[run.sh]
#!/bin/bash
# the make line also repeats each setting of config.mk as NAME=value (left out here)
make -C /OpenROAD-flow-scripts/flow DESIGN_CONFIG=/design/flow/config.mk WORK_HOME=/design/flow/orfs CLKGATE_MAP_FILE= finish
[config.mk]
export PLATFORM = sky130hd
export DESIGN_NAME = matvecmult
export DESIGN_NICKNAME = matvecmult
export VERILOG_FILES = /design/flow/design.v
export SDC_FILE = /design/flow/constraint.sdc
export NUM_CORES = 4
export LEC_CHECK = 0
export CAP_MARGIN = 20
export CELL_PAD_IN_SITES_DETAIL_PLACEMENT = 2
export CORE_MARGIN = 2
export CORE_UTILIZATION = 35
export HOLD_SLACK_MARGIN = 0.29
export MIN_ROUTING_LAYER = met2
export PLACE_DENSITY_LB_ADDON = 0.26
export SETUP_SLACK_MARGIN = 1.43
export SLEW_MARGIN = 20
[constraint.sdc]
create_clock -name core_clock -period 15.7 [get_ports {CLK}]
set_input_delay 3.1400 -clock core_clock [delete_from_list [all_inputs] [get_ports {CLK}]]
set_output_delay 3.1400 -clock core_clock [all_outputs]
set_load 0.01 [all_outputs]
[design.v]
module matvecmult(
    CLK,
    RST,
    vector_x,
    vector_b,
    vector_y,
    Q,
    A,
    finish
);
input               CLK;
input               RST;
input       [127:0]	vector_x;
input       [127:0]	vector_b;
output  reg [127:0]	vector_y;
input       [127:0]	Q;
output  reg [3:0]   A;
output  reg         finish;
integer i;
integer j;
reg [7:0] vector_x_w[0:15],vector_x_r[0:15];
reg [7:0] vector_b_w[0:15],vector_b_r[0:15];
reg [7:0] vector_y_w[0:15],vector_y_r[0:15];
reg [7:0] part_matrix_a_w[0:15],part_matrix_a_r[0:15];
reg       finish_w,finish_r;
reg [3:0] counter_w,counter_r;
reg [7:0] temp;
always @(*) begin
    vector_x_w[0] = vector_x[7:0];
    vector_x_w[1] = vector_x[15:8];
    vector_x_w[2] = vector_x[23:16];
    vector_x_w[3] = vector_x[31:24];
    vector_x_w[4] = vector_x[39:32];
    vector_x_w[5] = vector_x[47:40];
    vector_x_w[6] = vector_x[55:48];
    vector_x_w[7] = vector_x[63:56];
    vector_x_w[8] = vector_x[71:64];
    vector_x_w[9] = vector_x[79:72];
    vector_x_w[10] = vector_x[87:80];
    vector_x_w[11] = vector_x[95:88];
    vector_x_w[12] = vector_x[103:96];
    vector_x_w[13] = vector_x[111:104];
    vector_x_w[14] = vector_x[119:112];
    vector_x_w[15] = vector_x[127:120];
    vector_b_w[0] = vector_b[7:0];
    vector_b_w[1] = vector_b[15:8];
    vector_b_w[2] = vector_b[23:16];
    vector_b_w[3] = vector_b[31:24];
    vector_b_w[4] = vector_b[39:32];
    vector_b_w[5] = vector_b[47:40];
    vector_b_w[6] = vector_b[55:48];
    vector_b_w[7] = vector_b[63:56];
    vector_b_w[8] = vector_b[71:64];
    vector_b_w[9] = vector_b[79:72];
    vector_b_w[10] = vector_b[87:80];
    vector_b_w[11] = vector_b[95:88];
    vector_b_w[12] = vector_b[103:96];
    vector_b_w[13] = vector_b[111:104];
    vector_b_w[14] = vector_b[119:112];
    vector_b_w[15] = vector_b[127:120];
    part_matrix_a_w[0] = Q[7:0];
    part_matrix_a_w[1] = Q[15:8];
    part_matrix_a_w[2] = Q[23:16];
    part_matrix_a_w[3] = Q[31:24];
    part_matrix_a_w[4] = Q[39:32];
    part_matrix_a_w[5] = Q[47:40];
    part_matrix_a_w[6] = Q[55:48];
    part_matrix_a_w[7] = Q[63:56];
    part_matrix_a_w[8] = Q[71:64];
    part_matrix_a_w[9] = Q[79:72];
    part_matrix_a_w[10] = Q[87:80];
    part_matrix_a_w[11] = Q[95:88];
    part_matrix_a_w[12] = Q[103:96];
    part_matrix_a_w[13] = Q[111:104];
    part_matrix_a_w[14] = Q[119:112];
    part_matrix_a_w[15] = Q[127:120];
    for(i=0;i<=15;i=i+1) begin
        vector_y_w[i] = vector_y_r[i];
    end
    temp =  2*part_matrix_a_w[15]*vector_x_w[0]+
            2*part_matrix_a_w[14]*vector_x_w[1]+
            2*part_matrix_a_w[13]*vector_x_w[2]+
            2*part_matrix_a_w[12]*vector_x_w[3]+
            2*part_matrix_a_w[11]*vector_x_w[4]+
            2*part_matrix_a_w[10]*vector_x_w[5]+
            2*part_matrix_a_w[9]*vector_x_w[6]+
            2*part_matrix_a_w[8]*vector_x_w[7]+
            2*part_matrix_a_w[7]*vector_x_w[8]+
            2*part_matrix_a_w[6]*vector_x_w[9]+
            2*part_matrix_a_w[5]*vector_x_w[10]+
            2*part_matrix_a_w[4]*vector_x_w[11]+
            2*part_matrix_a_w[3]*vector_x_w[12]+
            2*part_matrix_a_w[2]*vector_x_w[13]+
            2*part_matrix_a_w[1]*vector_x_w[14]+
            2*part_matrix_a_w[0]*vector_x_w[15];
    finish_w = 1'b0;
    counter_w = counter_r;
    if(RST)
        counter_w = 1'b0;
    else if(counter_r<4'b1111) begin
        i = counter_r;
        vector_y_w[i] = vector_y_r[i]+temp+vector_b_w[i];
        counter_w = counter_r+1'b1;
    end
    else begin
        finish_w = 1'b1;
        if(finish_r==1'b0)
            vector_y_w[15] = vector_y_r[15]+temp+vector_b_w[15];
        else
            vector_y_w[15] = vector_y_r[15];
    end
    finish = finish_r;
    A = counter_w;
    vector_y = {vector_y_r[15],vector_y_r[14],vector_y_r[13],vector_y_r[12],vector_y_r[11],vector_y_r[10],vector_y_r[9],vector_y_r[8],vector_y_r[7],vector_y_r[6],vector_y_r[5],vector_y_r[4],vector_y_r[3],vector_y_r[2],vector_y_r[1],vector_y_r[0]};
end
always @(posedge CLK or posedge RST) begin
    if (RST) begin
        counter_r <= 1'b0;
        finish_r <= 1'b0;
        for(i=0;i<=15;i=i+1) begin
            part_matrix_a_r[i]<=1'b0;
            vector_y_r[i]<=1'b0;
        end
    end
    else begin
        counter_r <= counter_w;
        finish_r <= finish_w;
        for(i=0;i<=15;i=i+1) begin
            part_matrix_a_r[i]<=part_matrix_a_w[i];
            vector_y_r[i]<=vector_y_w[i];
        end
    end
end
endmodule
==> ci_impl_report.md, run 1 <==
## Implementation flow summary

| Metric | Value |
|---|---|
| Clock transition at the registers of the reported paths | 0.06 ns |
| Final min period | 12.74 ns |
| Unrepaired setup endpoints after global routing | no |
| Synth Area in Compound Gates | 8.94% |
| Setup crit end kind | register |
| Grt total ovfl | 0 |
| RePlAce Congestion | 1.04 |
| Hold EP | vector_y_r[3][2]$_DFFE_PP0P_ |
| Post-DP HPWL | 83.6 mm |
| Area leader, netlist | fa_1 |
| HP Start | vector_y_r[3][2]$_DFFE_PP0P_ |
| Area share, top type | 20.0% |
| Vias in the first global route | 31,502 |
| Skew final | 0.0135 ns |
| Post-synth EDFFs | 0 |
| Antenna Violating Nets Remaining | 0 |
| Largest cells by area | fa_1 (20%), dfrtp_1 (17%), ha_1 (15%) |
| Crit-path slowest cell | clkdlybuf4s50_1 |
| Final wirelength | 105 mm |
| Vias per cell | 7.70 |
| Largest net degree at the start of global routing | 75 |
| Seq share, synth | 16.7% |
| Final #Nets | 3,418 |
| Netlist cell types | 48 |
| Vias post-DR | 25,964 |
| Clk sinks | 133 |
| Yosys Warn Count | 7 |
| Top FF cell, synth | dfrtp_1 |
| I/O Pins | 519 |
| CTS tree | built |
| DRC Markers | 0 |
| Max-cap viol count | 0 |
| Synth async-reset ratio | 100% |
| F_max | 78.5 MHz |
| Max incr delay on CP | 0.80 ns |
| Synth Instances | 2,124 |
| Core area | 56,300 um^2 |
| Setup TNS | 0 ns |
| Cell row count | 87 |
| Post-synthesis register bit count | 133 |
| CP most frequent cell | fa_1 |
| Worst EP required | 16.09 ns |
| Top-count cell post-synth | and2_1 |
| Least-Margin Pin Slew | 1.29 ns |
| Cell total in the yosys stat output | 2,124 |
| Hold Crit Class | reg -> reg |
| Worst slew margin | 13.7% |
| First-pass GRT wire length | 152 mm |
| Post-Synthesis Mean Instance Area | 9.38 um^2 |
| Hold Violations, Final | 0 |
| RR Startpoint | counter_r[1]$_DFF_PP0_ |
| CP top delay family | adder cells |
| Startpoint class of the critical path | primary input |
| Clock Path Buffers | 2 |
| Fin util | 46.8% |
| Cts bufs inserted | 17 |
| Die width | 243 um |
| Chip area | 58,800 um^2 |
| Flop-to-flop setup slack | 8.80 ns |
| I/O Buffers | 486 |
| Yosys simple share | 15.7% |
| Tool Warnings | 61 |
| Instance count on the critical path | 26 |
| CTS resizes | 0 |
| Worst setup path startpoint | Q[120] |
| Status | finished clean |
| Drt wl/cell | 31.1 um |
| Synthesis area per yosys | 19,900 um^2 |
| Crit path capture | vector_y_r[11][7]$_DFFE_PP0P_ |
| Initial antenna violation count | 0 |
| Root Buffer | clkbuf_16 |
| R2R cell count | 20 |
| Pre-Place Util | 35.4% |
| Placed cells | 3,332 |
| Adder and majority gate portion of the synthesized area | 35.0% |
| Area delta synth->final | 32.3% |
| Overall routing resource usage | 53.0% |
| CP arrival | 13.12 ns |
| Hold_buf cts | 0 |
| Final Setup Violations | 0 |
| Router iterations before antenna repair | 20 |
| Setup bufs post-CTS | 0 |
| Mux share | 5.43% |
| H-tree Lvls | 4 |
| Critical path type | in -> reg |
| Synth Area in XOR/XNOR | 12.3% |
| Die Ht | 243 um |
| Layout Cells excl Fill | 3,370 |
| R2r endpoint | vector_y_r[11][7]$_DFFE_PP0P_ |
| Initial DRC Count | 5,568 |
| Buf+Inv Stages, Crit Path | 5 |
| Synth top cells by count | and2_1 (257), inv_1 (251), ha_1 (238) |
| Crit share post-route | 81.1% |
| Final Max-Slew Violation Tally | 0 |
| Crit path max fanout | 15 |
| Dominant comb cell | adder cells |
| Hold depth | 2 |
| Late-Pin Clk Latency | 0.46 ns |
| Syn_nets | 2,947 |
| Post-synthesis instance area | 19,900 um^2 |
[layout make-up]
| class | instances | area [um^2] |
|---|---|---|
| clock inverters | 9 | 126 |
| multi-input cells | 1680 | 15500 |
| repair buffers | 512 | 5060 |
| fillers | 5954 | 29900 |
| inverters | 251 | 945 |
| flip-flops and latches | 133 | 3330 |
| diodes | 7 | 17.5 |
| clock buffers | 22 | 474 |
| well taps | 756 | 946 |
[layer usage]
layer	wire length, um	part of all wire (%)	track usage [%]
met1	0	0	-
met2	50600	48	65.3
met3	38700	37	61.3
met4	14800	14	21.1
met5	836	0.80	15.4
[through the flow]
step                      instance area, um^2  setup slack, ns  hold WS (ns)
after floorplan                         19900             4.65         0.533
after global placement                  25700             3.16         0.487
after detailed placement                25700             2.72         0.514
after CTS                               26300             3.13         0.531
after global routing                    26300             2.68         0.577
final                                   26400             2.96         0.542
==> run 2, diff against run 1 <==
- ABC_AREA: not set -> 1
- CAP_MARGIN: 20 -> 5
- CELL_PAD_IN_SITES_DETAIL_PLACEMENT: 2 -> 1
- CELL_PAD_IN_SITES_GLOBAL_PLACEMENT: not set -> 0
- CORE_ASPECT_RATIO: not set -> 1.56
- CORE_MARGIN: 2 -> 9
- CORE_UTILIZATION: 35 -> 22
- CTS_CLUSTER_DIAMETER: not set -> 213
- CTS_CLUSTER_SIZE: not set -> 46
- GPL_ROUTABILITY_DRIVEN: not set -> 0
- GPL_TIMING_DRIVEN: not set -> 0
- HOLD_SLACK_MARGIN: 0.29 -> 0.11
- MAX_ROUTING_LAYER: not set -> met5
- PLACE_DENSITY_LB_ADDON: 0.26 -> 0.27
- SETUP_SLACK_MARGIN: 1.43 -> not set
- SLEW_MARGIN: 20 -> 25
- TNS_END_PERCENT: not set -> 65
- clock period: 15.7 -> 11.2 ns (I/O delays scaled with it)
==> run 2 against run 1 <==
Effect of this change: worst setup slack got worse by 2.6 ns; still clean on timing, DRC and antenna; synthesized area grew 9.7%; critical path type unchanged; die size rose by 89%; register-to-register slack got worse by 4.6 ns.
==> ci_impl_report.md, run 2 <==
## Implementation flow summary

| Metric | Value |
|---|---|
| Status | finished clean |
| First-pass GRT wire length | 152 mm |
| Vias post-DR | 30,740 |
| Synth top cells by count | nand2_1 (1,081), inv_1 (705), ha_1 (238) |
| Top-count cell post-synth | nand2_1 |
| Post-DP HPWL | 85.3 mm |
| Cts bufs inserted | 17 |
| Final WS setup | 0.388 ns |
| Post-synth EDFFs | 0 |
| CP arrival | 11.16 ns |
| Netlist cell types | 45 |
| Final Setup Violations | 0 |
| Skew final | 0.0131 ns |
| Top FF cell, synth | dfrtp_1 |
| Root Buffer | clkbuf_16 |
| F_max | 92.5 MHz |
| R2R cell count | 27 |
| Post-synthesis register bit count | 133 |
| Hold EP | vector_y_r[14][7]$_DFFE_PP0P_ |
| DRC Markers | 0 |
| I/O Buffers | 479 |
| RR Startpoint | counter_r[0]$_DFF_PP0_ |
| Antenna Violating Nets Remaining | 0 |
| Synthesis area per yosys | 21,800 um^2 |
| Crit path capture | vector_y_r[0][7]$_DFFE_PP0P_ |
| Crit share post-route | 96.5% |
| Vias per cell | 6.17 |
| Largest cells by area | nand2_1 (19%), fa_1 (18%), dfrtp_1 (15%) |
| Overall routing resource usage | 27.4% |
| Area leader, netlist | nand2_1 |
| Hold_buf cts | 0 |
| Late-Pin Clk Latency | 0.46 ns |
| Router iterations before antenna repair | 12 |
| Synth Instances | 3,138 |
| Seq share, synth | 15.2% |
| Crit path max fanout | 10 |
| Hold Violations, Final | 0 |
| Grt total ovfl | 0 |
| Largest net degree at the start of global routing | 91 |
| Final #Nets | 4,464 |
| Area delta synth->final | 35.9% |
| Yosys Warn Count | 7 |
| Core area | 98,700 um^2 |
| Syn_nets | 3,961 |
| Final min period | 10.81 ns |
| Final wirelength | 103 mm |
| Yosys simple share | 26.6% |
| Initial DRC Count | 5,229 |
| Pre-Place Util | 22.1% |
| Pre-CTS setup slack | -1.23 ns |
| Max incr delay on CP | 0.59 ns |
| H-tree Lvls | 4 |
| Clock Path Buffers | 2 |
| Synth async-reset ratio | 100% |
| Synth Area in XOR/XNOR | 6.06% |
| Critical path type | in -> reg |
| Crit-path slowest cell | clkdlybuf4s50_1 |
| CP most frequent cell | fa_1 |
| Clock transition at the registers of the reported paths | 0.07 ns |
| CP top delay family | adder cells |
| Max-cap viol count | 0 |
| Chip area | 111,000 um^2 |
| I/O Pins | 519 |
| Final Max-Slew Violation Tally | 0 |
| Hold Crit Class | reg -> reg |
| Hold depth | 2 |
| Dominant comb cell | adder cells |
| Tool Warnings | 61 |
| Mux share | 0% |
| Hold slack | 0.514 ns |
| Post-synthesis instance area | 21,800 um^2 |
| Flop-to-flop setup slack | 4.25 ns |
| Post-Synthesis Mean Instance Area | 6.96 um^2 |
| Synth Area in Compound Gates | 6.92% |
| Initial antenna violation count | 1 |
| Clk sinks | 133 |
| Worst setup path startpoint | Q[52] |
| Drt wl/cell | 20.7 um |
| Vias in the first global route | 35,153 |
| CTS tree | built |
| Setup crit end kind | register |
| Worst slew margin | 20.8% |
| Least-Margin Pin Slew | 1.19 ns |
| Die width | 270 um |
| Die Ht | 412 um |
| Instance count on the critical path | 34 |
| Startpoint class of the critical path | primary input |
| Worst EP required | 11.55 ns |
| Adder and majority gate portion of the synthesized area | 31.9% |
| Cell row count | 144 |
| Buf+Inv Stages, Crit Path | 9 |
| R2r endpoint | vector_y_r[0][7]$_DFFE_PP0P_ |
| Cell total in the yosys stat output | 3,138 |
| HP Start | vector_y_r[14][7]$_DFFE_PP0P_ |
| Area share, top type | 18.6% |
[run 2: per-layer routing]
metal | routed length [um] | vias up | GRT usage, %
li1 | - | 10540 | -
met1 | 0 | 11130 | -
met2 | 54700 | 8225 | 34.7
met3 | 38600 | 823 | 33.9
met4 | 9170 | 22 | 5.73
met5 | 570 | - | 6.16
[run 2: layout make-up]
| cell class | count | area [um^2] |
|---|---|---|
| Clock inverter | 15 | 136 |
| Antenna cell | 16 | 40.0 |
| Timing Repair Buffer | 484 | 4950 |
| Inverter | 715 | 2690 |
| Clock buffer | 17 | 425 |
| Buffer | 51 | 235 |
| Fill cell | 12304 | 69000 |
| Sequential cell | 133 | 3330 |
| Tap cell | 1314 | 1640 |
| Multi-Input combinational cell | 2239 | 16200 |
[run 2: metrics by stage]
| step | TNS, ns | utilization [%] | area [um^2] | instances |
|---|---|---|---|---|
| after global placement | -32.36 | 28.6 | 28300 | 4931 |
| after global routing | -0.0519 | 30.0 | 29600 | 4968 |
| after CTS | 0 | 29.5 | 29100 | 4966 |
| after detailed placement | -36.84 | 28.7 | 28300 | 4933 |
| after floorplan | 0 | - | 21800 | 3138 |
| final | 0 | 30.1 | 29700 | 4984 |
[run 2: timing repair]
item / in CTS / in global routing
setup endpoints to repair: 32 / 29
setup buffers: 1 / 2
hold endpoints to repair: 0 / 0
pin swaps: 13 / 34
resized: 68 / 151
==> run 3, diff against run 2 <==
- ABC_AREA: 1 -> not set
- CAP_MARGIN: 5 -> 20
- CELL_PAD_IN_SITES_DETAIL_PLACEMENT: 1 -> not set
- CELL_PAD_IN_SITES_GLOBAL_PLACEMENT: 0 -> not set
- CORE_ASPECT_RATIO: 1.56 -> not set
- CORE_MARGIN: 9 -> 2
- CORE_UTILIZATION: 22 -> 58
- CTS_CLUSTER_DIAMETER: 213 -> 255
- CTS_CLUSTER_SIZE: 46 -> 98
- GPL_ROUTABILITY_DRIVEN: 0 -> not set
- GPL_TIMING_DRIVEN: 0 -> not set
- HOLD_SLACK_MARGIN: 0.11 -> not set
- MAX_ROUTING_LAYER: met5 -> not set
- MIN_ROUTING_LAYER: met2 -> not set
- PLACE_DENSITY_LB_ADDON: 0.27 -> not set
- SETUP_SLACK_MARGIN: not set -> 1.49
- SLEW_MARGIN: 25 -> 20
- TNS_END_PERCENT: 65 -> 5
- clock period: 11.2 -> 6.73 ns (I/O delays scaled with it)
==> run 3 against run 2 <==
Effect of this change: now fails the layout checks on capacitance limit, slew limit, setup timing; via count fell by 28%; synthesized area fell by 8.8%; largest cell class unchanged.
==> ci_impl_report.md, run 3 <==
## Implementation flow summary

| Metric | Value |
|---|---|
| Final #Nets | 3,647 |
| Startpoint class of the critical path | primary input |
| Initial antenna violation count | 28 |
| Top FF cell, synth | dfrtp_1 |
| Synth async-reset ratio | 100% |
| Register area | 3330 um^2 |
| CP most frequent cell | fa_1 |
| Largest cells by area | fa_1 (20%), dfrtp_1 (17%), ha_1 (15%) |
| Vias post-DR | 22,224 |
| Final Max-Slew Violation Tally | 7 |
| GR Util met3 | 24.7% |
| Netlist cell types | 48 |
| Hold slack | 0.548 ns |
| Grt met1 use | 53.1% |
| Hold EP | vector_y_r[8][6]$_DFFE_PP0P_ |
| Vias in the first global route | 21,690 |
| Dominant comb cell | adder cells |
| Skew final | 0.0175 ns |
| Crit-path slowest cell | fa_1 |
| Hold_buf cts | 0 |
| Adder and majority gate portion of the synthesized area | 35.0% |
| F_max | 95.4 MHz |
| Crit share post-route | 156% |
| Synth Area in XOR/XNOR | 12.3% |
| Hold Violations, Final | 0 |
| Critical path type | in -> reg |
| Area leader, netlist | fa_1 |
| Router iterations before antenna repair | 22 |
| Final wirelength | 106 mm |
| DRC Markers | 0 |
| Overall routing resource usage | 50.9% |
| Vias per cell | 6.72 |
| R2r endpoint | vector_y_r[14][7]$_DFFE_PP0P_ |
| Initial DRC Count | 3,639 |
| Tool Warnings | 66 |
| Synthesis area per yosys | 19,900 um^2 |
| Final min period | 10.49 ns |
| Top-count cell post-synth | and2_1 |
| R2R cell count | 19 |
| Worst slew margin | -16.5% |
| Cell row count | 67 |
| Fin util | 88.1% |
| Syn_nets | 2,947 |
| CP top delay family | adder cells |
| I/O Buffers | 486 |
| Largest net degree at the start of global routing | 57 |
| H-tree Lvls | 4 |
| RR Startpoint | counter_r[3]$_DFF_PP0_ |
| Status | complete, but fails checks |
| Instance count on the critical path | 31 |
| Final Setup Violations | 81 |
| Worst setup path startpoint | vector_x[9] |
| Core area | 33,700 um^2 |
| Grt total ovfl | 0 |
| Setup crit end kind | register |
| Synth Area in Compound Gates | 8.94% |
| Synth top cells by count | and2_1 (257), inv_1 (251), ha_1 (238) |
| Post-synthesis register bit count | 133 |
| Die Ht | 189 um |
| Clock Path Buffers | 2 |
| RePlAce Congestion | 1.03 |
| HP Start | vector_y_r[8][6]$_DFFE_PP0P_ |
| Area delta synth->final | 49.1% |
| Pre-Place Util | 59.1% |
| Unrepaired setup endpoints after global routing | yes |
| Post-synth EDFFs | 0 |
| Crit path max fanout | 7 |
| Post-Synthesis Mean Instance Area | 9.38 um^2 |
| Grt peak-use layer | met2 |
| Post-synthesis instance area | 19,900 um^2 |
| Flop-to-flop setup slack | -0.90 ns |
| Area share, top type | 20.0% |
| Crit path capture | vector_y_r[14][7]$_DFFE_PP0P_ |
| CTS tree | built |
| Yosys Warn Count | 7 |
| Fillers | 1,570 |
| Max incr delay on CP | 0.56 ns |
| I/O Pins | 519 |
| Yosys simple share | 15.7% |
| Antenna Violating Nets Remaining | 0 |
| Seq share, synth | 16.7% |
| CP arrival | 10.87 ns |
| Max-cap viol count | 1 |
| Post-DP HPWL | 66.7 mm |
| Worst EP required | 7.11 ns |
| M2 GR Usage | 77.3% |
| Drt wl/cell | 31.9 um |
| Cts bufs inserted | 17 |
| Final WS setup | -3.76 ns |
| Hold Crit Class | reg -> reg |
| Chip area | 35,800 um^2 |
| Synth Instances | 2,124 |
| Late-Pin Clk Latency | 0.45 ns |
| Root Buffer | clkbuf_16 |
| Hold depth | 1 |
| Die width | 189 um |
| Violated Checks | capacitance limit, slew limit, setup timing |
| Cell total in the yosys stat output | 2,124 |
| Clk sinks | 133 |
| Least-Margin Pin Slew | 1.74 ns |
| Comb area | 17,400 um^2 |
| First-pass GRT wire length | 133 mm |
| Pre-CTS setup slack | -3.62 ns |
| Clock transition at the registers of the reported paths | 0.07 ns |
| Buf+Inv Stages, Crit Path | 9 |
| Mux share | 5.43% |
run 3: what timing repair did:
action,in CTS,in global routing
hold endpoints to repair,0,0
gates resized,201,313
setup endpoints to repair,96,109
gates cloned,0,1
setup buffers,2,5
pin swaps,71,119
run 3: cell type report:
type	instances	share of cell area, %
sequential	133	11.2
inverter	251	3.19
clock buffer	19	1.49
antenna	24	0.202
multi-input combinational	1680	58.7
clock inverter	13	0.493
tap	448	1.89
timing repair buffer	741	22.8
run 3: metal layers:
metal	wire length (um)	part of all wire, %
met1	31300	30
met3	17700	17
met2	42300	40
met5	697	0.66
met4	13700	13
run 3: stage by stage:
| step | std cells | instance area, um^2 | TNS (ns) |
|---|---|---|---|
| 4_1_cts | 3277 | 28600 | -162.23 |
| 6_report | 3309 | 29700 | -195.93 |
| 2_1_floorplan | 2124 | 20200 | -126.73 |
| 5_1_grt | 3298 | 29700 | -209.51 |
| 3_5_place_dp | 3243 | 27300 | -231.99 |
| 3_3_place_gp | 3243 | 27300 | -219.97 |
==> run 4, diff against run 3 <==
- CTS_CLUSTER_DIAMETER: 255 -> not set
- CTS_CLUSTER_SIZE: 98 -> 83
- SETUP_SLACK_MARGIN: 1.49 -> 1.75
- TNS_END_PERCENT: 5 -> not set
- clock period: 6.73 -> 7.1 ns (I/O delays scaled with it)
==> run 4 against run 3 <==
Effect of this change: die size unchanged; synthesized cell count unchanged; the flow now stops in 5_1_grt; synthesized area unchanged.
==> ci_impl_report.md, run 4 <==
## Implementation flow summary

| Metric | Value |
|---|---|
| Chip area | 35,800 um^2 |
| Post-synthesis register bit count | 133 |
| Synth top cells by count | and2_1 (257), inv_1 (251), ha_1 (238) |
| Status | did not finish |
| Failed at | 5_1_grt |
| Grt total ovfl | 19 |
| Synthesis area per yosys | 19,900 um^2 |
| Cts bufs inserted | 17 |
| Die Ht | 189 um |
| Die width | 189 um |
| Post-synthesis instance area | 19,900 um^2 |
| Pre-Place Util | 59.1% |
| Cell total in the yosys stat output | 2,124 |
| Yosys Warn Count | 7 |
| Dominant comb cell | adder cells |
| First Err | [ERROR GRT-0232] Routing congestion too high. Check the congestion heatmap in the GUI. |
| Synth Area in XOR/XNOR | 12.3% |
| Area leader, netlist | fa_1 |
| Synth Area in Compound Gates | 8.94% |
| Clock Path Buffers | 2 |
| Clk sinks | 133 |
| Hold_buf cts | 0 |
| Synth async-reset ratio | 100% |
| Overall routing resource usage | 79.9% |
| Post-synth EDFFs | 0 |
| Post-Synthesis Mean Instance Area | 9.38 um^2 |
| Netlist cell types | 48 |
| H-tree Lvls | 4 |
| Area share, top type | 20.0% |
| Top FF cell, synth | dfrtp_1 |
| Area of placed instances | 27,900 um^2 |
| Core area | 33,700 um^2 |
| Post-DP HPWL | 65.8 mm |
| Mux share | 5.43% |
| Yosys simple share | 15.7% |
| Syn_nets | 2,947 |
| Synth Instances | 2,124 |
| I/O Pins | 519 |
| I/O Buffers | 486 |
| Largest cells by area | fa_1 (20%), dfrtp_1 (17%), ha_1 (15%) |
| Seq share, synth | 16.7% |
| RePlAce Congestion | 0.999 |
| Cell row count | 67 |
| Top-count cell post-synth | and2_1 |
| Adder and majority gate portion of the synthesized area | 35.0% |
| Root Buffer | clkbuf_16 |
-- run 4: repair_timing --
item	CTS
pin swaps	176
buffers inserted	17
endpoints found under the setup margin	96
gates cloned	1
resized	654
-- run 4: per-stage QoR --
stage	hold WS (ns)	cells	worst slack [ns]
floorplan	0.534	2124	-1.96
global placement	0.496	3249	-3.02
detailed placement	0.513	3250	-3.16
CTS	0.541	3300	-2.15
-- run 4: layer usage --
layer,GRT overflow,track usage (%)
met1,2,76.2
met4,6,78.3
met5,0,49.7
met2,11,93.4
met3,0,72.7
==> run 5, diff against run 4 <==
- ABC_AREA: not set -> 1
- CORE_ASPECT_RATIO: not set -> 0.5
- CORE_MARGIN: 2 -> 9
- CORE_UTILIZATION: 58 -> 43
- CTS_CLUSTER_DIAMETER: not set -> 227
- CTS_CLUSTER_SIZE: 83 -> 90
- GPL_TIMING_DRIVEN: not set -> 0
- SETUP_SLACK_MARGIN: 1.75 -> not set
- TNS_END_PERCENT: not set -> 35
- clock period: 7.1 -> 10.0 ns (I/O delays scaled with it)
==> run 5 against run 4 <==
Effect of this change: the layout now fails its checks (setup timing); synthesized cell count rose by 48%; die size rose by 67%; synthesized area rose by 9.7%.
==> ci_impl_report.md, run 5 <==
## Implementation flow summary

| Metric | Value |
|---|---|
| Status | complete, but fails checks |
| Violated Checks | setup timing |
| CP arrival | 10.35 ns |
| Final Max-Slew Violation Tally | 0 |
| RePlAce Congestion | 0.940 |
| Hold depth | 2 |
| I/O Pins | 519 |
| Hold slack | 0.498 ns |
| F_max | 99.8 MHz |
| Vias per cell | 4.97 |
| Top-count cell post-synth | nand2_1 |
| Instance count on the critical path | 35 |
| Tool Warnings | 63 |
| Synthesis area per yosys | 21,800 um^2 |
| Root Buffer | clkbuf_16 |
| Router iterations before antenna repair | 5 |
| HP Start | vector_y_r[12][7]$_DFFE_PP0P_ |
| Setup crit end kind | register |
| Adder and majority gate portion of the synthesized area | 31.9% |
| Startpoint class of the critical path | primary input |
| Yosys Warn Count | 7 |
| Clock transition at the registers of the reported paths | 0.06 ns |
| Post-synthesis instance area | 21,800 um^2 |
| Finished Cell Area | 29,700 um^2 |
| Unrepaired setup endpoints after global routing | yes |
| H-tree Lvls | 4 |
| Clk sinks | 133 |
| Antenna Violating Nets Remaining | 0 |
| Crit path capture | vector_y_r[4][7]$_DFFE_PP0P_ |
| Crit path max fanout | 5 |
| First-pass GRT wire length | 122 mm |
| Yosys simple share | 26.6% |
| Clock Path Buffers | 2 |
| Grt total ovfl | 0 |
| Syn_nets | 3,961 |
| Post-DP HPWL | 66.6 mm |
| Hold Violations, Final | 0 |
| Top FF cell, synth | dfrtp_1 |
| Area delta synth->final | 36.0% |
| Final Setup Violations | 8 |
| Drt wl/cell | 18.3 um |
| Final #Nets | 4,477 |
| Largest net degree at the start of global routing | 91 |
| Overall routing resource usage | 25.9% |
| Vias in the first global route | 21,435 |
| I/O Buffers | 479 |
| Pre-Place Util | 44.3% |
| RR Startpoint | counter_r[0]$_DFF_PP0_ |
| Cts bufs inserted | 17 |
| Skew final | 0.00966 ns |
| Post-Synthesis Mean Instance Area | 6.96 um^2 |
| Core area | 49,400 um^2 |
| DRC Markers | 0 |
| Area leader, netlist | nand2_1 |
| Area share, top type | 18.6% |
| CP top delay family | adder cells |
| Post-synth EDFFs | 0 |
| Max incr delay on CP | 0.59 ns |
| Worst EP required | 10.32 ns |
| Final min period | 10.02 ns |
| Crit share post-route | 100% |
| Synth top cells by count | nand2_1 (1,081), inv_1 (705), ha_1 (238) |
| Buf+Inv Stages, Crit Path | 8 |
| Die Ht | 177 um |
| Synth Area in Compound Gates | 6.92% |
| Critical path type | in -> reg |
| Synth async-reset ratio | 100% |
| Netlist cell types | 45 |
| Final WS setup | -0.0234 ns |
| Least-Margin Pin Slew | 1.16 ns |
| R2R cell count | 27 |
| CTS tree | built |
| Initial antenna violation count | 2 |
| Die width | 337 um |
| Hold EP | vector_y_r[12][7]$_DFFE_PP0P_ |
| Cell total in the yosys stat output | 3,138 |
| Final wirelength | 79.6 mm |
| Synth Area in XOR/XNOR | 6.06% |
| Late-Pin Clk Latency | 0.43 ns |
| Worst slew margin | 22.4% |
| Crit-path slowest cell | fa_1 |
| Cell row count | 57 |
| Seq share, synth | 15.2% |
| Area of placed instances | 27,600 um^2 |
| Max-cap viol count | 0 |
| Dominant comb cell | adder cells |
| Initial DRC Count | 1,409 |
| Synth Instances | 3,138 |
| Post-synthesis register bit count | 133 |
| Hold Crit Class | reg -> reg |
| Vias post-DR | 21,622 |
| Worst setup path startpoint | vector_x[107] |
| Chip area | 59,700 um^2 |
| Largest cells by area | nand2_1 (19%), fa_1 (18%), dfrtp_1 (15%) |
| R2r endpoint | vector_y_r[4][7]$_DFFE_PP0P_ |
| Flop-to-flop setup slack | 3.80 ns |
| Mux share | 0% |
| CP most frequent cell | fa_1 |
run 5: per-stage QoR:
stage / cells / utilization (%) / setup WS (ns) / TNS, ns
floorplan: 3138 / - / 0.00611 / 0
global placement: 4295 / 55.8 / -1.40 / -57.82
detailed placement: 4297 / 55.9 / -1.46 / -60.11
CTS: 4335 / 59.6 / -0.105 / -1.30
global route: 4346 / 60.2 / -0.306 / -5.68
finish: 4347 / 60.2 / -0.0234 / -0.107
run 5: per-layer routing:
layer  global-route usage (%)  vias up  share of wire, %
met5                        0        -                 0
met4                     5.67        0               2.2
met3                     2.95       85               5.4
met2                     47.4      631                51
met1                     32.6    10312                41
li1                         -    10594                 -
run 5: area by class of cell:
| cell class | count | area [um^2] |
|---|---|---|
| antenna | 2 | 5.00 |
| buffer | 51 | 238 |
| clock buffer | 17 | 425 |
| clock inverter | 15 | 204 |
| fill | 4666 | 19700 |
| inverter | 715 | 2690 |
| multi-input combinational | 2239 | 17300 |
| sequential | 133 | 3330 |
| tap | 678 | 848 |
| timing repair buffer | 497 | 4710 |
run 5: repair_timing:
item                                   4_1_cts  5_1_grt
setup endpoints to repair                   58       39
hold buffers                                 0        0
pin swaps                                   91      119
cloned                                       0        1
buffers inserted                             6        9
endpoints found under the hold margin        0        0
gates resized                              426      267
==> run 6, diff against run 5 <==
- ABC_AREA: 1 -> not set
- CORE_ASPECT_RATIO: 0.5 -> not set
- CORE_MARGIN: 9 -> 2
- CORE_UTILIZATION: 43 -> 72
- CTS_CLUSTER_DIAMETER: 227 -> 392
- CTS_CLUSTER_SIZE: 90 -> 95
- GPL_TIMING_DRIVEN: 0 -> not set
- SETUP_SLACK_MARGIN: not set -> 3.05
- TNS_END_PERCENT: 35 -> 5
- clock period: 10.0 -> 11.1 ns (I/O delays scaled with it)
==> run 6 against run 5 <==
Effect of this change: the run now fails in 4_1_cts; synthesized cell count fell by 32%; synthesized area down 8.8%; die size down 51%.
==> ci_impl_report.md, run 6 <==
## Implementation flow summary

| Metric | Value |
|---|---|
| Seq share, synth | 16.7% |
| Post-synth EDFFs | 0 |
| Post-synthesis instance area | 19,900 um^2 |
| Synth Area in Compound Gates | 8.94% |
| Largest cells by area | fa_1 (20%), dfrtp_1 (17%), ha_1 (15%) |
| Area share, top type | 20.0% |
| Yosys simple share | 15.7% |
| I/O Pins | 519 |
| Pre-CTS setup slack | -0.221 ns |
| Chip area | 29,000 um^2 |
| Cell row count | 60 |
| Synth top cells by count | and2_1 (257), inv_1 (251), ha_1 (238) |
| Top-count cell post-synth | and2_1 |
| Cell total in the yosys stat output | 2,124 |
| Synthesis area per yosys | 19,900 um^2 |
| Post-synthesis register bit count | 133 |
| Dominant comb cell | adder cells |
| Core area | 27,000 um^2 |
| Area leader, netlist | fa_1 |
| Mux share | 5.43% |
| RePlAce Congestion | 1.08 |
| Die Ht | 170 um |
| Synth Instances | 2,124 |
| First Err | [ERROR DPL-0038] Utilization greater than 100%, impossible to legalize |
| Synth async-reset ratio | 100% |
| Die width | 170 um |
| Top FF cell, synth | dfrtp_1 |
| Post-Synthesis Mean Instance Area | 9.38 um^2 |
| Adder and majority gate portion of the synthesized area | 35.0% |
| Pre-Place Util | 73.7% |
| Failed at | 4_1_cts |
| Yosys Warn Count | 7 |
| Post-DP HPWL | 70.9 mm |
| Status | did not finish |
| I/O Buffers | 486 |
| Synth Area in XOR/XNOR | 12.3% |
| Netlist cell types | 48 |
| Syn_nets | 2,947 |
-- run 6: stage by stage --
step           std cells  TNS [ns]  cell area [um^2]
2_1_floorplan       2124         0             20200
3_5_place_dp        2970     -5.28             25900
3_3_place_gp        2970         0             25900
==> run 7, diff against run 6 <==
- CAP_MARGIN: 20 -> 0
- CORE_ASPECT_RATIO: not set -> 0.92
- CTS_CLUSTER_DIAMETER: 392 -> 373
- CTS_CLUSTER_SIZE: 95 -> 72
- PLACE_DENSITY_LB_ADDON: not set -> 0.11
- SETUP_SLACK_MARGIN: 3.05 -> 0.93
- TNS_END_PERCENT: 5 -> not set
- clock period: 11.1 -> 3.17 ns (I/O delays scaled with it)
==> run 7 against run 6 <==
Effect of this change: the flow stops in 3_3_place_gp; synthesized area unchanged; synthesized cell count unchanged; die size about the same.
==> ci_impl_report.md, run 7 <==
## Implementation flow summary

| Metric | Value |
|---|---|
| Status | did not finish |
| Top-count cell post-synth | and2_1 |
| Cell total in the yosys stat output | 2,124 |
| Chip area | 29,000 um^2 |
| Area leader, netlist | fa_1 |
| Post-synth EDFFs | 0 |
| Area share, top type | 20.0% |
| I/O Pins | 519 |
| Failed at | 3_3_place_gp |
| Adder and majority gate portion of the synthesized area | 35.0% |
| Cell row count | 58 |
| Mux share | 5.43% |
| Synth Area in XOR/XNOR | 12.3% |
| Yosys simple share | 15.7% |
| Netlist cell types | 48 |
| Synth async-reset ratio | 100% |
| Largest cells by area | fa_1 (20%), dfrtp_1 (17%), ha_1 (15%) |
| Top FF cell, synth | dfrtp_1 |
| Syn_nets | 2,947 |
| Post-synthesis register bit count | 133 |
| Seq share, synth | 16.7% |
| Core area | 27,300 um^2 |
| Synth Instances | 2,124 |
| Yosys Warn Count | 7 |
| Synthesis area per yosys | 19,900 um^2 |
| Die width | 177 um |
| Synth top cells by count | and2_1 (257), inv_1 (251), ha_1 (238) |
| Post-synthesis instance area | 19,900 um^2 |
| Dominant comb cell | adder cells |
| First Err | [ERROR FLW-0024] Place density exceeds 1.0 (current PLACE_DENSITY_LB_ADDON =  0.11). Please check if the value of  PLACE_DENSITY_LB_ADDON is between 0 and 0.99. |
| Pre-Place Util | 73.0% |
| Die Ht | 164 um |
| Post-Synthesis Mean Instance Area | 9.38 um^2 |
| Synth Area in Compound Gates | 8.94% |
==> run 8, diff against run 7 <==
- ABC_AREA: not set -> 1
- CAP_MARGIN: 0 -> 20
- CORE_ASPECT_RATIO: 0.92 -> not set
- CTS_CLUSTER_DIAMETER: 373 -> 371
- CTS_CLUSTER_SIZE: 72 -> 94
- PLACE_DENSITY: not set -> 0.35
- PLACE_DENSITY_LB_ADDON: 0.11 -> not set
- SETUP_SLACK_MARGIN: 0.93 -> not set
- clock period: 3.17 -> 6.67 ns (I/O delays scaled with it)
==> run 8 against run 7 <==
Effect of this change: the run fails in 3_5_place_dp; die size grew 9.4%; synthesized area rose by 9.7%; synthesized cell count up 48%.
==> ci_impl_report.md, run 8 <==
## Implementation flow summary

| Metric | Value |
|---|---|
| Post-synthesis register bit count | 133 |
| Die width | 178 um |
| Mux share | 0% |
| Synth Instances | 3,138 |
| Area share, top type | 18.6% |
| Largest cells by area | nand2_1 (19%), fa_1 (18%), dfrtp_1 (15%) |
| Pre-Place Util | 73.3% |
| First Err | [ERROR DPL-0033] detailed placement checks failed during check placement. |
| Post-synthesis instance area | 21,800 um^2 |
| I/O Pins | 519 |
| Synthesis area per yosys | 21,800 um^2 |
| Cell row count | 63 |
| Cell total in the yosys stat output | 3,138 |
| Chip area | 31,700 um^2 |
| Netlist cell types | 45 |
| Yosys Warn Count | 7 |
| I/O Buffers | 486 |
| Die Ht | 178 um |
| Synth top cells by count | nand2_1 (1,081), inv_1 (705), ha_1 (238) |
| Status | did not finish |
| Dominant comb cell | adder cells |
| Top-count cell post-synth | nand2_1 |
| Area leader, netlist | nand2_1 |
| RePlAce Congestion | 1.09 |
| Synth Area in Compound Gates | 6.92% |
| Top FF cell, synth | dfrtp_1 |
| Post-synth EDFFs | 0 |
| Adder and majority gate portion of the synthesized area | 31.9% |
| Seq share, synth | 15.2% |
| Core area | 29,800 um^2 |
| Post-Synthesis Mean Instance Area | 6.96 um^2 |
| Synth Area in XOR/XNOR | 6.06% |
| Syn_nets | 3,961 |
| Synth async-reset ratio | 100% |
| Failed at | 3_5_place_dp |
| Yosys simple share | 26.6% |
## run 8: stage by stage
step / cell area [um^2]
after global placement: 29500
after floorplan: 22400
==> run 9, diff against run 8 <==
- ABC_AREA: 1 -> not set
- CORE_ASPECT_RATIO: not set -> 1.71
- CORE_UTILIZATION: 72 -> 66
- CTS_CLUSTER_DIAMETER: 371 -> not set
- CTS_CLUSTER_SIZE: 94 -> 90
- MAX_ROUTING_LAYER: not set -> met4
- PLACE_DENSITY: 0.35 -> not set
- TNS_END_PERCENT: not set -> 5
- clock period: 6.67 -> 10.2 ns (I/O delays scaled with it)
==> run 9 against run 8 <==
Effect of this change: the run fails in 5_1_grt; synthesized cell count decreased by 32%; die size decreased by 0.37%; synthesized area shrank 8.8%.
==> ci_impl_report.md, run 9 <==
## Implementation flow summary

| Metric | Value |
|---|---|
| Post-synthesis instance area | 19,900 um^2 |
| Cell row count | 83 |
| Overall routing resource usage | 84.9% |
| Cell total in the yosys stat output | 2,124 |
| Synth Instances | 2,124 |
| Mux share | 5.43% |
| Failed at | 5_1_grt |
| Area of placed instances | 26,600 um^2 |
| Area leader, netlist | fa_1 |
| Yosys Warn Count | 7 |
| Synth Area in Compound Gates | 8.94% |
| Core area | 29,900 um^2 |
| RePlAce Congestion | 1.13 |
| Dominant comb cell | adder cells |
| I/O Buffers | 486 |
| Synth top cells by count | and2_1 (257), inv_1 (251), ha_1 (238) |
| Cts bufs inserted | 17 |
| First Err | [ERROR GRT-0116] Global routing finished with congestion. Check the congestion regions in the DRC Viewer. |
| Grt total ovfl | 292 |
| Area share, top type | 20.0% |
| Syn_nets | 2,947 |
| Yosys simple share | 15.7% |
| Adder and majority gate portion of the synthesized area | 35.0% |
| Netlist cell types | 48 |
| Post-synth EDFFs | 0 |
| H-tree Lvls | 4 |
| Status | did not finish |
| Post-synthesis register bit count | 133 |
| Top-count cell post-synth | and2_1 |
| Seq share, synth | 16.7% |
| Clk sinks | 133 |
| I/O Pins | 519 |
| Pre-Place Util | 66.6% |
| Die Ht | 231 um |
| Synth Area in XOR/XNOR | 12.3% |
| Die width | 137 um |
| Chip area | 31,600 um^2 |
| Post-DP HPWL | 67.9 mm |
| Post-Synthesis Mean Instance Area | 9.38 um^2 |
| Largest cells by area | fa_1 (20%), dfrtp_1 (17%), ha_1 (15%) |
| Top FF cell, synth | dfrtp_1 |
| Synthesis area per yosys | 19,900 um^2 |
| Root Buffer | clkbuf_16 |
| Synth async-reset ratio | 100% |
| Clock Path Buffers | 2 |
[run 9: routing by layer]
layer  overflow  global-route usage (%)
met5          -                       -
met4         85                    85.4
met3          4                    72.7
met2        195                    98.2
met1          8                    80.3
[run 9: through the flow]
stage / instances / utilization (%) / setup TNS (ns) / worst slack, ns
2_1_floorplan: 2124 / - / 0 / 0.251
3_3_place_gp: 3132 / 88.8 / -21.46 / -0.924
3_5_place_dp: 3132 / 88.8 / -33.32 / -1.24
4_1_cts: 3172 / 93.0 / -0.876 / -0.0716
[run 9: what timing repair did]
action / CTS
cloned: 0
setup endpoints to repair: 33
pin swaps: 51
setup buffers: 9
gates resized: 107
hold buffers: 0
==> run 10, diff against run 9 <==
- ABC_AREA: not set -> 1
- CAP_MARGIN: 20 -> 25
- CELL_PAD_IN_SITES_GLOBAL_PLACEMENT: not set -> 3
- CORE_ASPECT_RATIO: 1.71 -> 1.59
- CORE_MARGIN: 2 -> 6
- CORE_UTILIZATION: 66 -> 57
- CTS_CLUSTER_DIAMETER: not set -> 315
- CTS_CLUSTER_SIZE: 90 -> 62
- GPL_ROUTABILITY_DRIVEN: not set -> 0
- MAX_ROUTING_LAYER: met4 -> not set
- MIN_ROUTING_LAYER: not set -> met2
- PLACE_DENSITY_LB_ADDON: not set -> 0.24
- TNS_END_PERCENT: 5 -> not set
- clock period: 10.2 -> 11.9 ns (I/O delays scaled with it)
==> run 10 against run 9 <==
Effect of this change: the flow stops in 3_1_place_gp_skip_io; die size up 37%; synthesized area up 9.7%; synthesized cell count up 48%.
==> ci_impl_report.md, run 10 <==
## Implementation flow summary

| Metric | Value |
|---|---|
| Yosys simple share | 26.6% |
| Cell row count | 89 |
| Post-synthesis instance area | 21,800 um^2 |
| Syn_nets | 3,961 |
| Post-Synthesis Mean Instance Area | 6.96 um^2 |
| Largest cells by area | nand2_1 (19%), fa_1 (18%), dfrtp_1 (15%) |
| Area share, top type | 18.6% |
| Adder and majority gate portion of the synthesized area | 31.9% |
| Synth Area in Compound Gates | 6.92% |
| Netlist cell types | 45 |
| Cell total in the yosys stat output | 3,138 |
| Synthesis area per yosys | 21,800 um^2 |
| Mux share | 0% |
| Synth Area in XOR/XNOR | 6.06% |
| Die width | 167 um |
| Top-count cell post-synth | nand2_1 |
| Core area | 37,400 um^2 |
| Area leader, netlist | nand2_1 |
| Synth Instances | 3,138 |
| Yosys Warn Count | 7 |
| Post-synth EDFFs | 0 |
| Post-synthesis register bit count | 133 |
| First Err | [ERROR FLW-0024] Place density exceeds 1.0 (current PLACE_DENSITY_LB_ADDON =  0.24). Please check if the value of  PLACE_DENSITY_LB_ADDON is between 0 and 0.99. |
| Synth top cells by count | nand2_1 (1,081), inv_1 (705), ha_1 (238) |
| Seq share, synth | 15.2% |
| Synth async-reset ratio | 100% |
| Status | did not finish |
| Die Ht | 259 um |
| Pre-Place Util | 58.4% |
| Chip area | 43,300 um^2 |
| Dominant comb cell | adder cells |
| Top FF cell, synth | dfrtp_1 |
| Failed at | 3_1_place_gp_skip_io |
==> run 11, diff against run 10 <==
- ABC_AREA: 1 -> not set
- CAP_MARGIN: 25 -> 20
- CELL_PAD_IN_SITES_GLOBAL_PLACEMENT: 3 -> not set
- CORE_ASPECT_RATIO: 1.59 -> not set
- CORE_MARGIN: 6 -> 2
- CORE_UTILIZATION: 57 -> 66
- CTS_CLUSTER_DIAMETER: 315 -> not set
- CTS_CLUSTER_SIZE: 62 -> 83
- GPL_ROUTABILITY_DRIVEN: 0 -> not set
- HOLD_SLACK_MARGIN: not set -> 0.29
- MIN_ROUTING_LAYER: met2 -> not set
- PLACE_DENSITY_LB_ADDON: 0.24 -> not set
- SETUP_SLACK_MARGIN: not set -> -0.66
- clock period: 11.9 -> 9.1 ns (I/O delays scaled with it)
==> run 11 against run 10 <==
Effect of this change: die size down 27%; synthesized area shrank 8.8%; synthesized cell count is 32% lower; the flow stops in 5_1_grt.
==> ci_impl_report.md, run 11 <==
## Implementation flow summary

| Metric | Value |
|---|---|
| Synth Instances | 2,124 |
| Area leader, netlist | fa_1 |
| Syn_nets | 2,947 |
| Placed cells | 3,160 |
| I/O Pins | 519 |
| Grt total ovfl | 260 |
| Clk sinks | 133 |
| Synth Area in Compound Gates | 8.94% |
| Netlist cell types | 48 |
| Synth top cells by count | and2_1 (257), inv_1 (251), ha_1 (238) |
| Yosys Warn Count | 7 |
| Seq share, synth | 16.7% |
| Cell row count | 63 |
| Synth async-reset ratio | 100% |
| Dominant comb cell | adder cells |
| Pre-Place Util | 67.0% |
| Post-synthesis instance area | 19,900 um^2 |
| Area of placed instances | 26,700 um^2 |
| RePlAce Congestion | 1.07 |
| Top FF cell, synth | dfrtp_1 |
| Failed at | 5_1_grt |
| Synth Area in XOR/XNOR | 12.3% |
| Post-synth EDFFs | 0 |
| Yosys simple share | 15.7% |
| H-tree Lvls | 4 |
| Adder and majority gate portion of the synthesized area | 35.0% |
| Mux share | 5.43% |
| I/O Buffers | 486 |
| Post-Synthesis Mean Instance Area | 9.38 um^2 |
| Die width | 178 um |
| Core area | 29,700 um^2 |
| Hold_buf cts | 0 |
| Clock Path Buffers | 2 |
| Cts bufs inserted | 17 |
| Overall routing resource usage | 84.7% |
| Largest cells by area | fa_1 (20%), dfrtp_1 (17%), ha_1 (15%) |
| Synthesis area per yosys | 19,900 um^2 |
| Post-synthesis register bit count | 133 |
| Pre-CTS setup slack | -2.04 ns |
| First Err | [ERROR GRT-0232] Routing congestion too high. Check the congestion heatmap in the GUI. |
| Status | did not finish |
| Cell total in the yosys stat output | 2,124 |
| Die Ht | 178 um |
| Post-DP HPWL | 68.4 mm |
| Chip area | 31,600 um^2 |
| Root Buffer | clkbuf_16 |
| Area share, top type | 20.0% |
| Top-count cell post-synth | and2_1 |
-- run 11: timing repair --
| item | 4_1_cts |
|---|---|
| pin swaps | 56 |
| cloned | 1 |
| resized | 147 |
| buffers inserted | 8 |
| setup endpoints to repair | 59 |
-- run 11: layer usage --
layer  GRT usage, %  GRT overflow
met5           52.6             1
met4           88.1            85
met3           74.4             1
met2           98.9           170
met1           80.5             3
==> run 12, diff against run 11 <==
- CELL_PAD_IN_SITES_GLOBAL_PLACEMENT: not set -> 0
- CORE_MARGIN: 2 -> 5
- CORE_UTILIZATION: 66 -> 69
- CTS_CLUSTER_SIZE: 83 -> 40
- GPL_TIMING_DRIVEN: not set -> 0
- HOLD_SLACK_MARGIN: 0.29 -> not set
- MAX_ROUTING_LAYER: not set -> met4
- PLACE_DENSITY_LB_ADDON: not set -> 0.27
- SETUP_SLACK_MARGIN: -0.66 -> 0.67
- clock period: 9.1 -> 6.14 ns (I/O delays scaled with it)
==> run 12 against run 11 <==
Effect of this change: the run again fails in 5_1_grt; synthesized cell count did not move; synthesized area did not move; die size rose by 2.5%.
==> ci_impl_report.md, run 12 <==
## Implementation flow summary

| Metric | Value |
|---|---|
| Status | did not finish |
| Failed at | 5_1_grt |
| First Err | [ERROR GRT-0116] Global routing finished with congestion. Check the congestion regions in the DRC Viewer. |
| Synth async-reset ratio | 100% |
| Synth Instances | 2,124 |
| Yosys Warn Count | 7 |
| Cell total in the yosys stat output | 2,124 |
| Netlist cell types | 48 |
| Yosys simple share | 15.7% |
| Overall routing resource usage | 89.6% |
| Adder and majority gate portion of the synthesized area | 35.0% |
| H-tree Lvls | 4 |
| Dominant comb cell | adder cells |
| Grt total ovfl | 709 |
| Placed cells | 3,000 |
| Post-DP HPWL | 68.4 mm |
| Post-synthesis register bit count | 133 |
| Chip area | 32,400 um^2 |
| Pre-Place Util | 69.6% |
| I/O Pins | 519 |
| Post-Synthesis Mean Instance Area | 9.38 um^2 |
| Clock Path Buffers | 2 |
| Area of placed instances | 26,300 um^2 |
| Synth top cells by count | and2_1 (257), inv_1 (251), ha_1 (238) |
| Pre-CTS setup slack | -4.11 ns |
| Top FF cell, synth | dfrtp_1 |
| Clk sinks | 133 |
| Post-synthesis instance area | 19,900 um^2 |
| Cell row count | 62 |
| Die width | 180 um |
| Top-count cell post-synth | and2_1 |
| Area share, top type | 20.0% |
| Seq share, synth | 16.7% |
| Core area | 28,600 um^2 |
| RePlAce Congestion | 1.24 |
| Synthesis area per yosys | 19,900 um^2 |
| Syn_nets | 2,947 |
| Largest cells by area | fa_1 (20%), dfrtp_1 (17%), ha_1 (15%) |
| Root Buffer | clkbuf_16 |
| Hold_buf cts | 0 |
| Cts bufs inserted | 17 |
| I/O Buffers | 486 |
| Post-synth EDFFs | 0 |
| Area leader, netlist | fa_1 |
| Mux share | 5.43% |
| Synth Area in Compound Gates | 8.94% |
| Die Ht | 180 um |
| Synth Area in XOR/XNOR | 12.3% |
-- run 12: per-stage QoR --
stage                     utilization (%)  hold slack (ns)
after CTS                            97.6            0.539
after detailed placement             91.8            0.518
after global placement               91.4            0.488
after floorplan                         -            0.534
-- run 12: layer usage --
metal  track usage [%]  GRT overflow
met1              83.2            12
met2               104           480
met3              78.4            16
met4              93.2           201
met5                 -             -
-- run 12: timing repair --
item,4_1_cts
setup endpoints to repair,106
endpoints found under the hold margin,0
buffers inserted,17
pin swaps,138
gates resized,612
gates cloned,1
==> run 13, diff against run 12 <==
- CELL_PAD_IN_SITES_GLOBAL_PLACEMENT: 0 -> not set
- CORE_MARGIN: 5 -> 2
- CORE_UTILIZATION: 69 -> 58
- CTS_CLUSTER_DIAMETER: not set -> 285
- CTS_CLUSTER_SIZE: 40 -> 46
- GPL_TIMING_DRIVEN: 0 -> not set
- MAX_ROUTING_LAYER: met4 -> not set
- PLACE_DENSITY_LB_ADDON: 0.27 -> not set
- SETUP_SLACK_MARGIN: 0.67 -> -0.58
- clock period: 6.14 -> 5.72 ns (I/O delays scaled with it)
==> run 13 against run 12 <==
Effect of this change: the run again fails in 5_1_grt; synthesized cell count unchanged; synthesized area is the same; die size rose by 11%.
==> ci_impl_report.md, run 13 <==
## Implementation flow summary

| Metric | Value |
|---|---|
| Status | did not finish |
| Failed at | 5_1_grt |
| First Err | [ERROR GRT-0232] Routing congestion too high. Check the congestion heatmap in the GUI. |
| Core area | 33,700 um^2 |
| Netlist cell types | 48 |
| Clock Path Buffers | 2 |
| Area share, top type | 20.0% |
| Root Buffer | clkbuf_16 |
| Top-count cell post-synth | and2_1 |
| Mux share | 5.43% |
| Yosys Warn Count | 7 |
| I/O Buffers | 486 |
| Adder and majority gate portion of the synthesized area | 35.0% |
| Synth async-reset ratio | 100% |
| Post-synth EDFFs | 0 |
| Die Ht | 189 um |
| Yosys simple share | 15.7% |
| Synth Area in XOR/XNOR | 12.3% |
| Cell total in the yosys stat output | 2,124 |
| Syn_nets | 2,947 |
| Seq share, synth | 16.7% |
| Dominant comb cell | adder cells |
| Clk sinks | 133 |
| Area leader, netlist | fa_1 |
| Top FF cell, synth | dfrtp_1 |
| Cts bufs inserted | 17 |
| Overall routing resource usage | 81.0% |
| Area of placed instances | 28,000 um^2 |
| Largest cells by area | fa_1 (20%), dfrtp_1 (17%), ha_1 (15%) |
| I/O Pins | 519 |
| Cell row count | 67 |
| Post-synthesis register bit count | 133 |
| Pre-Place Util | 59.1% |
| Synth top cells by count | and2_1 (257), inv_1 (251), ha_1 (238) |
| Synth Instances | 2,124 |
| Placed cells | 3,259 |
| Synthesis area per yosys | 19,900 um^2 |
| Grt total ovfl | 14 |
| Post-Synthesis Mean Instance Area | 9.38 um^2 |
| Die width | 189 um |
| RePlAce Congestion | 0.992 |
| Post-synthesis instance area | 19,900 um^2 |
| Post-DP HPWL | 66.1 mm |
| Chip area | 35,800 um^2 |
| Synth Area in Compound Gates | 8.94% |
| Hold_buf cts | 0 |
| Pre-CTS setup slack | -4.19 ns |
| H-tree Lvls | 4 |
## run 13: layer usage
layer | overflow | GRT usage (%)
met1 | 1 | 78.3
met2 | 6 | 93.5
met3 | 0 | 72.7
met4 | 7 | 80.1
met5 | 0 | 55.2
## run 13: repair_timing
| action | CTS |
|---|---|
| cloned | 2 |
| setup endpoints to repair | 96 |
| pin swaps | 221 |
| gates resized | 637 |
| buffers inserted | 8 |
==> run 14, diff against run 13 <==
- CTS_CLUSTER_DIAMETER: 285 -> not set
- CTS_CLUSTER_SIZE: 46 -> 90
- MAX_ROUTING_LAYER: not set -> met4
- SETUP_SLACK_MARGIN: -0.58 -> not set
- SLEW_MARGIN: 20 -> 40
- TNS_END_PERCENT: not set -> 5
- clock period: 5.72 -> 5.49 ns (I/O delays scaled with it)
==> run 14 against run 13 <==
Effect of this change: now fails the layout checks on slew limit, setup timing; die size unchanged; synthesized cell count unchanged; synthesized area unchanged.
==> ci_impl_report.md, run 14 <==
## Implementation flow summary

| Metric | Value |
|---|---|
| Final wirelength | 108 mm |
| Vias per cell | 6.82 |
| Post-Synthesis Mean Instance Area | 9.38 um^2 |
| Crit-path slowest cell | fa_2 |
| R2r endpoint | vector_y_r[3][7]$_DFFE_PP0P_ |
| Largest cells by area | fa_1 (20%), dfrtp_1 (17%), ha_1 (15%) |
| RePlAce Congestion | 1.01 |
| Initial antenna violation count | 19 |
| Crit path max fanout | 8 |
| Synth async-reset ratio | 100% |
| CP top delay family | adder cells |
| Clock transition at the registers of the reported paths | 0.06 ns |
| H-tree Lvls | 4 |
| Violated Checks | slew limit, setup timing |
| Root Buffer | clkbuf_16 |
| Max incr delay on CP | 0.68 ns |
| Comb area | 17,700 um^2 |
| Least-Margin Pin Slew | 1.57 ns |
| Largest net degree at the start of global routing | 103 |
| R2R cell count | 18 |
| Unrepaired setup endpoints after global routing | yes |
| Die width | 189 um |
| Post-synthesis instance area | 19,900 um^2 |
| Final min period | 9.37 ns |
| Post-DP HPWL | 69.6 mm |
| Area share, top type | 20.0% |
| Final WS setup | -3.88 ns |
| Final Max-Slew Violation Tally | 2 |
| Cell row count | 67 |
| Vias in the first global route | 23,038 |
| Seq share, synth | 16.7% |
| Hold EP | vector_y_r[7][6]$_DFFE_PP0P_ |
| Worst setup path startpoint | vector_x[105] |
| Antenna Violating Nets Remaining | 0 |
| Area delta synth->final | 50.8% |
| Die Ht | 189 um |
| Cts bufs inserted | 17 |
| Pre-Place Util | 59.1% |
| Chip area | 35,800 um^2 |
| Flop-to-flop setup slack | -0.93 ns |
| Final Setup Violations | 96 |
| Hold Violations, Final | 0 |
| Crit path capture | vector_y_r[3][7]$_DFFE_PP0P_ |
| Adder and majority gate portion of the synthesized area | 35.0% |
| RR Startpoint | counter_r[1]$_DFF_PP0_ |
| Hold Crit Class | reg -> reg |
| Syn_nets | 2,947 |
| Top FF cell, synth | dfrtp_1 |
| Area leader, netlist | fa_1 |
| Register area | 3330 um^2 |
| Setup TNS | -264.79 ns |
| Synthesis area per yosys | 19,900 um^2 |
| Core area | 33,700 um^2 |
| Post-synthesis register bit count | 133 |
| Yosys Warn Count | 7 |
| Synth Area in Compound Gates | 8.94% |
| Cell total in the yosys stat output | 2,124 |
| Critical path type | in -> reg |
| First-pass GRT wire length | 146 mm |
| Status | complete, but fails checks |
| Buf+Inv Stages, Crit Path | 7 |
| Hold depth | 1 |
| Synth Area in XOR/XNOR | 12.3% |
| Startpoint class of the critical path | primary input |
| Hold slack | 0.551 ns |
| Pre-CTS setup slack | -4.39 ns |
| Final #Nets | 3,673 |
| Top-count cell post-synth | and2_1 |
| Worst slew margin | -4.85% |
| Skew final | 0.0204 ns |
| Synth top cells by count | and2_1 (257), inv_1 (251), ha_1 (238) |
| Setup crit end kind | register |
| I/O Buffers | 486 |
| Fillers | 1,466 |
| Yosys simple share | 15.7% |
| CTS tree | built |
| Vias post-DR | 22,788 |
| Tool Warnings | 71 |
| CP most frequent cell | fa_1 |
| Synth Instances | 2,124 |
| Dominant comb cell | adder cells |
| Overall routing resource usage | 58.1% |
| Clk sinks | 133 |
| Post-synth EDFFs | 0 |
| Instance count on the critical path | 30 |
| F_max | 107 MHz |
| Drt wl/cell | 32.4 um |
| Grt total ovfl | 0 |
| Late-Pin Clk Latency | 0.46 ns |
| Clock Path Buffers | 2 |
| Worst EP required | 5.82 ns |
| I/O Pins | 519 |
| Mux share | 5.43% |
| HP Start | vector_y_r[7][6]$_DFFE_PP0P_ |
| CP arrival | 9.70 ns |
| Initial DRC Count | 4,130 |
| DRC Markers | 0 |
| Router iterations before antenna repair | 22 |
| Netlist cell types | 48 |
| Crit share post-route | 171% |
| Max-cap viol count | 0 |
run 14: layout make-up:
cell class,count,share of cell area [%]
clock inverters,13,0.575
well taps,448,1.87
flip-flops and latches,133,11.1
inverters,251,3.16
clock buffers,19,1.47
diodes,32,0.267
repair buffers,767,22.7
multi-input cells,1680,58.8
run 14: per-layer routing:
metal	vias to the layer above	global-route usage, %	part of all wire [%]
li1	8444	-	-
met1	10486	56.8	30
met2	2579	81.0	40
met3	1279	33.5	16
met4	0	52.6	14
met5	-	-	0
run 14: stage by stage:
stage	utilization [%]	instances	instance area, um^2
final	89.1	3343	30000
after global routing	89.1	3341	30000
after CTS	87.6	3304	29500
after detailed placement	81.8	3269	27600
after global placement	81.7	3269	27500
after floorplan	-	2124	20200
run 14: what timing repair did:
item | in CTS | in global routing
gates cloned | 1 | 0
hold buffers | 0 | 0
gates resized | 515 | 162
buffers inserted | 5 | 3
pin swaps | 171 | 75
setup endpoints to repair | 96 | 96
